== run 1 ==
Design arbiter_puf, start of the top module:
module arbiter_puf #(parameter challenge_size = 8, response_width = 24)
					(input logic [challenge_size-1 : 0] challenge,
					input logic clk, reset,
					output logic [response_width-1 : 0] response);
logic [challenge_size-1 : 0] out_lfsr;
logic [31:0] out_muxchain;
logic temp_out_mux1, temp_out_mux2;
logic out_mux1, out_mux2, en;
logic [7:0] count;
logic temp_comp;
logic [response_width-1 : 0] temp_response;
lfsr #(challenge_size) lfsr1(.clk(clk), .en_lfsr(en), .reset(reset), .in_lfsr(challenge), .out_lfsr(out_lfsr));
logic [7:0] out_chain0, out_chain1;
chain c0 (.in(en), .clk(clk), .reset(reset), .challenge(out_lfsr), .out_chain(out_chain0));
chain c1 (.in(en), .clk(clk), .reset(reset), .challenge(out_lfsr), .out_chain(out_chain1));
assign out_muxchain[7:0] = out_chain0;
assign out_muxchain[15:8] = out_chain1;
assign out_muxchain[31:16] = '0;
  ...
Size: roughly 14000 cells after synthesis, ~3800 flip-flops, roughly 34 I/O pins.
make LEC_CHECK=0 CAP_MARGIN=5 CORE_ASPECT_RATIO=0.72 CORE_MARGIN=2 CORE_UTILIZATION=72 CTS_CLUSTER_SIZE=57 HOLD_SLACK_MARGIN=0.29 PLACE_DENSITY_LB_ADDON=0.0 SETUP_SLACK_MARGIN=0.62 SLEW_MARGIN=40 finish   # period 2.15 ns
run.sh (not shown) runs the stock make flow with config.mk's settings and CLKGATE_MAP_FILE=.
[inputs] run 2 vs run 1
- changing CTS_CLUSTER_SIZE from 57 to 19
- changing SLEW_MARGIN from 40 to 20
- removing CORE_ASPECT_RATIO (formerly 0.72)
- removing HOLD_SLACK_MARGIN (formerly 0.29)
- changing CAP_MARGIN from 5 to 20
- changing PLACE_DENSITY_LB_ADDON from 0.0 to 0.01
--- outcome ---
- Of the two values seen for cell at the slowest stage of the critical path, mux4_1 was produced by run 1 and dfrtp_1 by run 2.
- For the tally of non-filler cells in the final layout, run 2 came in about 0.5% higher than run 1 did.
- The estimated power of run 2 ends up higher than the estimate for run 1.
- [compare] base=run 1 new=run 2: total via count in the routed design saw a decrease; power density of the placed cells saw an increase.
- Diff run 1..run 2 | global-route wire length before repair | negligible
Setup changes, run 2 to run 3
- clearing CTS_CLUSTER_SIZE, which used to be 19
- swapping 0.62 for 0.63 in SETUP_SLACK_MARGIN
- putting CTS_CLUSTER_DIAMETER at 227 where nothing was set
- putting ABC_AREA at 1 where nothing was set
- putting GPL_ROUTABILITY_DRIVEN at 0 where nothing was set
### Flow results
Via count of the first global-routing pass of run 3 exceeds that of run 2 slightly.
Run 3 vs. run 2: relative contribution of the clock network to total power saw a decrease; cell count saw an increase; shortest period the worst path allows saw a decrease; summed area of non-filler cells in the final layout saw an increase; worst path buffer plus inverter count saw little to no change.
Capture point of the critical path = response[18]: run 3; capture point of the critical path = response[0]: run 2
Path depth of the worst reg2reg path in run 3 is 3 higher than in run 2
Against run 2, run 3 comes in 15% lower on number of different library cells in the post-synthesis netlist.
Wire length of the first global-routing pass is lower on run 2
Between run 3 and run 2, the floorplan core area does not differ in any meaningful way.
Edits applied to the flow inputs when going from run 3 to run 4:
- CTS_CLUSTER_SIZE newly set to 57
- SETUP_SLACK_MARGIN changed from 0.63 to 0.62
- ABC_AREA removed (was 1)
- GPL_ROUTABILITY_DRIVEN removed (was 0)
- SLEW_MARGIN changed from 20 to 0
- HOLD_SLACK_MARGIN newly set to 0.29
- CTS_CLUSTER_DIAMETER removed (was 227)
- PLACE_DENSITY_LB_ADDON changed from 0.01 to 0.05
- CORE_ASPECT_RATIO newly set to 0.72
==> results <==
Having completed the whole flow, run 4 delivered a layout that passed the timing, design-rule and antenna checks. Comparing maximum cell stage delay along the critical path for run 4 and run 3, the smaller number came from run 3. In run 4 the part of the total power dissipated in the clock network turned out 0.7 points lower than in run 3. Number of buffers added for setup after CTS (run 4 over run 3): increase, 15. In the flow results for run 4 and run 3, the hold-critical path depth is larger on run 3. [compare] base=run 3 new=run 4: synthesized-area fraction occupied by xor and xnor cells held; worst hold margin moved up; area of all sequential standard cells about even. The lower number of well taps of run 4 and run 3 is in run 4.


job 1857:
arbiter_puf again, from the RTL that the note above started with.
make LEC_CHECK=0 CAP_MARGIN=20 CORE_MARGIN=2 CORE_UTILIZATION=40 SETUP_SLACK_MARGIN=1.11 SLEW_MARGIN=20 finish   # period 3.86 ns
Job 1857 completed; timing, DRC and antenna clean
> inputs changed (job 1857 -> job 9630)
Settings: SETUP_SLACK_MARGIN: 1.11 -> 0.97; CORE_UTILIZATION: 40 -> 59; the clock period (ns, I/O delays scaled along): 3.86 -> 3.76.
Results
Job 9630 vs job 1857 — cell area reported after detailed placement dropped slightly
Final-layout non-clock buffer area share in job 9630 vs job 1857: up 0.27 points
Count of non-CTS buffers in the layout went up by more than a quarter going from job 1857 to job 9630.
Changes observed in job 9630 relative to job 1857: non-filler instance count after layout has decreased; aggregate routed wire length decreased by 5.4 mm relative to the old numbers; area of the die has decreased; combinational share of power shows no meaningful change; total number of vias grew by about 1.5%.
Growth of design area from synthesis to finish on job 9630 is down relative to job 1857.
Job 9630 ended up with a lower setup slack of the critical path after layout than job 1857 did.
[inputs] job 2256 vs job 9630
Settings: swapping 59 for 65 in CORE_UTILIZATION; swapping 20 for 0 in CAP_MARGIN; putting TNS_END_PERCENT at 5 where nothing was set; putting HOLD_SLACK_MARGIN at 0.29 where nothing was set; swapping 0.97 for 0.93 in SETUP_SLACK_MARGIN.
Notes after the runs:
Summary of job 2256 over job 9630: post-route worst setup slack up 33 ps; height of the die down 27 um; final tally of max-slew violations flat; maximum frequency up 1.3%; number of non-clock buffers in the layout up 4. Fraction of area in registers in job 2256 is 0.32 points above job 9630. Compared to job 9630, the routing of job 2256 uses less wire.
## Diff of input files: job 8444 against job 2256
Settings: CAP_MARGIN now 20, was 0; HOLD_SLACK_MARGIN no longer set, was 0.29; TNS_END_PERCENT no longer set, was 5; CORE_UTILIZATION now 40, was 65; SETUP_SLACK_MARGIN no longer set, was 0.93; the clock period (ns, I/O delays scaled along) now 3.86, was 3.76.
--- outcome ---
Taking job 2256 as the reference, in job 8444 sequential power dropped about 3%; routed wire length climbed 3.3%; non-clock buffer count dropped about 27%; HPWL after detailed placement barely changed; total die size climbed about 60%. | final-layout fill cell count | job 8444 vs job 2256 | 22,900 higher |.
Edits applied to the flow inputs when going from job 8444 to job 9590:
Settings: CORE_UTILIZATION now 65, was 40; SETUP_SLACK_MARGIN now 0.74, previously not set; the clock period (ns, I/O delays scaled along) now 4.4, was 3.86.
Results
Total power: job 9590 below job 8444. Going from job 8444 to job 9590, the post-route fraction of the period consumed by the critical path was found to have gone down by 20 points. Relative to job 8444, fraction of area in registers increased by 0.91 points in job 9590. Summary of job 9590 over job 8444: first-iteration DRC count picked up an extra about 3%; via count has increased.
The inputs of job 4707 differ from those of job 9590 as listed below.
Settings: TNS_END_PERCENT: unset -> 5; CORE_UTILIZATION: 65 -> 57; SETUP_SLACK_MARGIN: 0.74 -> 0.93; the clock period (ns, I/O delays scaled along): 4.4 -> 3.76.
Findings:
No run among job 4707 and job 9590 stopped early or left any final violation; all are clean. Re routed wire length: job 9590 was lower than job 4707. Job 4707 against job 9590: worst-case headroom to the max-slew limit climbed 6.0 points; final area moved up; clock insertion delay at the later pin of the skew report has increased.


Starting RTL as in the previous note.
clock: 5.22 ns
lec_check: 0
cap_margin: 20
cell_pad_in_sites_detail_placement: 2
cell_pad_in_sites_global_placement: 3
core_margin: 5
core_utilization: 40
cts_cluster_diameter: 297
gpl_timing_driven: 1
setup_slack_margin: 1.43
slew_margin: 20
tns_end_percent: 45
The baseline finished clean.
Rerun with:
CELL_PAD_IN_SITES_GLOBAL_PLACEMENT = 2   (was 3)
CORE_ASPECT_RATIO = 1.83   (was not set)
GPL_TIMING_DRIVEN = 0   (was 1)
What happened: Sequential share of layout area came out higher by 0.19 points. Worst setup slack degrades by 0.47 ns. Maximum frequency goes down by roughly a tenth. Cell area goes down slightly. Core utilization goes down by 0.33 points. Power drops by a few percent. Worst hold slack got worse by 0.20 ns. Wire length increases by a little under a tenth. Flip-flop count does not change.
Rerun with:
ABC_AREA = 1   (was not set)
CELL_PAD_IN_SITES_DETAIL_PLACEMENT = not set   (was 2)
CELL_PAD_IN_SITES_GLOBAL_PLACEMENT = not set   (was 2)
CORE_ASPECT_RATIO = not set   (was 1.83)
CORE_MARGIN = 2   (was 5)
CORE_UTILIZATION = 72   (was 40)
CTS_CLUSTER_DIAMETER = not set   (was 297)
GPL_TIMING_DRIVEN = not set   (was 0)
SETUP_SLACK_MARGIN = not set   (was 1.43)
TNS_END_PERCENT = not set   (was 45)
clock period = 5.48 ns   (was 5.22 ns; I/O delays follow)
What happened: Worst setup slack improves by 0.72 ns. Total power decreases by a few percent. Clock power falls by roughly a tenth. Worst hold slack improves by 0.17 ns. Die area decreases by well over a third. Final area shrinks by a few percent. Routed wire length shrinks by about a fifth. Sequential share of layout area went up by 1.2 points. Global-route usage is higher by 7.6 points.
Rerun with:
CTS_CLUSTER_DIAMETER = 227   (was not set)
clock period = 2.15 ns   (was 5.48 ns; I/O delays follow)
Final area goes up by 0.64%.
Worst setup slack loses 2.4 ns.
Area after synthesis stays the same.
Routed wire length goes up by 2.7%.
Total power goes up to 2.6 times its value.
Hold slack loses 0.25 ns.
Non-clock buffer count goes up by 108.
Via count goes up by 1.1%.
Final cell count goes up by 0.59%.


Starting RTL as in the previous note.
Settings: LEC_CHECK=0, ABC_AREA=0, CAP_MARGIN=35, CELL_PAD_IN_SITES_DETAIL_PLACEMENT=0, CELL_PAD_IN_SITES_GLOBAL_PLACEMENT=0, CORE_MARGIN=2, CORE_UTILIZATION=72, CTS_CLUSTER_SIZE=58, GPL_TIMING_DRIVEN=1, MAX_ROUTING_LAYER=met5, MIN_ROUTING_LAYER=met1, SLEW_MARGIN=20; clock period 5.07 ns.
Rerun with:
- ABC_AREA: 0 -> not set
- CORE_MARGIN: 2 -> 5
- CTS_CLUSTER_SIZE: 58 -> 70
- SETUP_SLACK_MARGIN: not set -> 0.67
- clock period: 5.07 -> 2.25 ns (I/O delays scaled with it)
After rerunning: The changed run produced a clean layout. Design area rises by 0.45%. Final cell count rises by 0.45%. Critical path depth came out higher by 4. Non-clock buffer count rises by 99. Count of clock-buffer cells in the layout grows by 4. Sequential share of layout area came out lower by 0.22 points. Via count rises by 0.50%. Total power is higher by 120%.
Rerun with:
- ABC_AREA: not set -> 1
- CORE_UTILIZATION: 72 -> 69
- CTS_CLUSTER_SIZE: 70 -> 58
- SETUP_SLACK_MARGIN: 0.67 -> -0.25
- clock period: 2.25 -> 5.82 ns (I/O delays scaled with it)
What happened: The changed run completed without violations. Via count is higher by 0.97%. Design area is lower by 0.34%. Total power is lower by 61%. Sequential cell count stays the same. Setup slack is better by 2.6 ns. Core utilization is lower by 3.6 points. Clock power is lower by 60%. Non-clock buffer count is lower by 119. Final cell count is higher by 1.4%.
Rerun with:
- ABC_AREA: 1 -> not set
- CAP_MARGIN: 35 -> 20
- CORE_MARGIN: 5 -> 2
- CORE_UTILIZATION: 69 -> 72
- CTS_CLUSTER_SIZE: 58 -> 70
- PLACE_DENSITY_LB_ADDON: not set -> 0.0
- SETUP_SLACK_MARGIN: -0.25 -> 0.67
- clock period: 5.82 -> 2.25 ns (I/O delays scaled with it)
The new run finished with timing, DRC and antenna clean.
Die area falls by 6.5%.
Total power is higher to 2.5 times its value.
Design area rises by 0.51%.
Flip-flop count stays the same.
Via count came out lower by 0.91%.
Power is estimated from default activity; no workload was simulated.
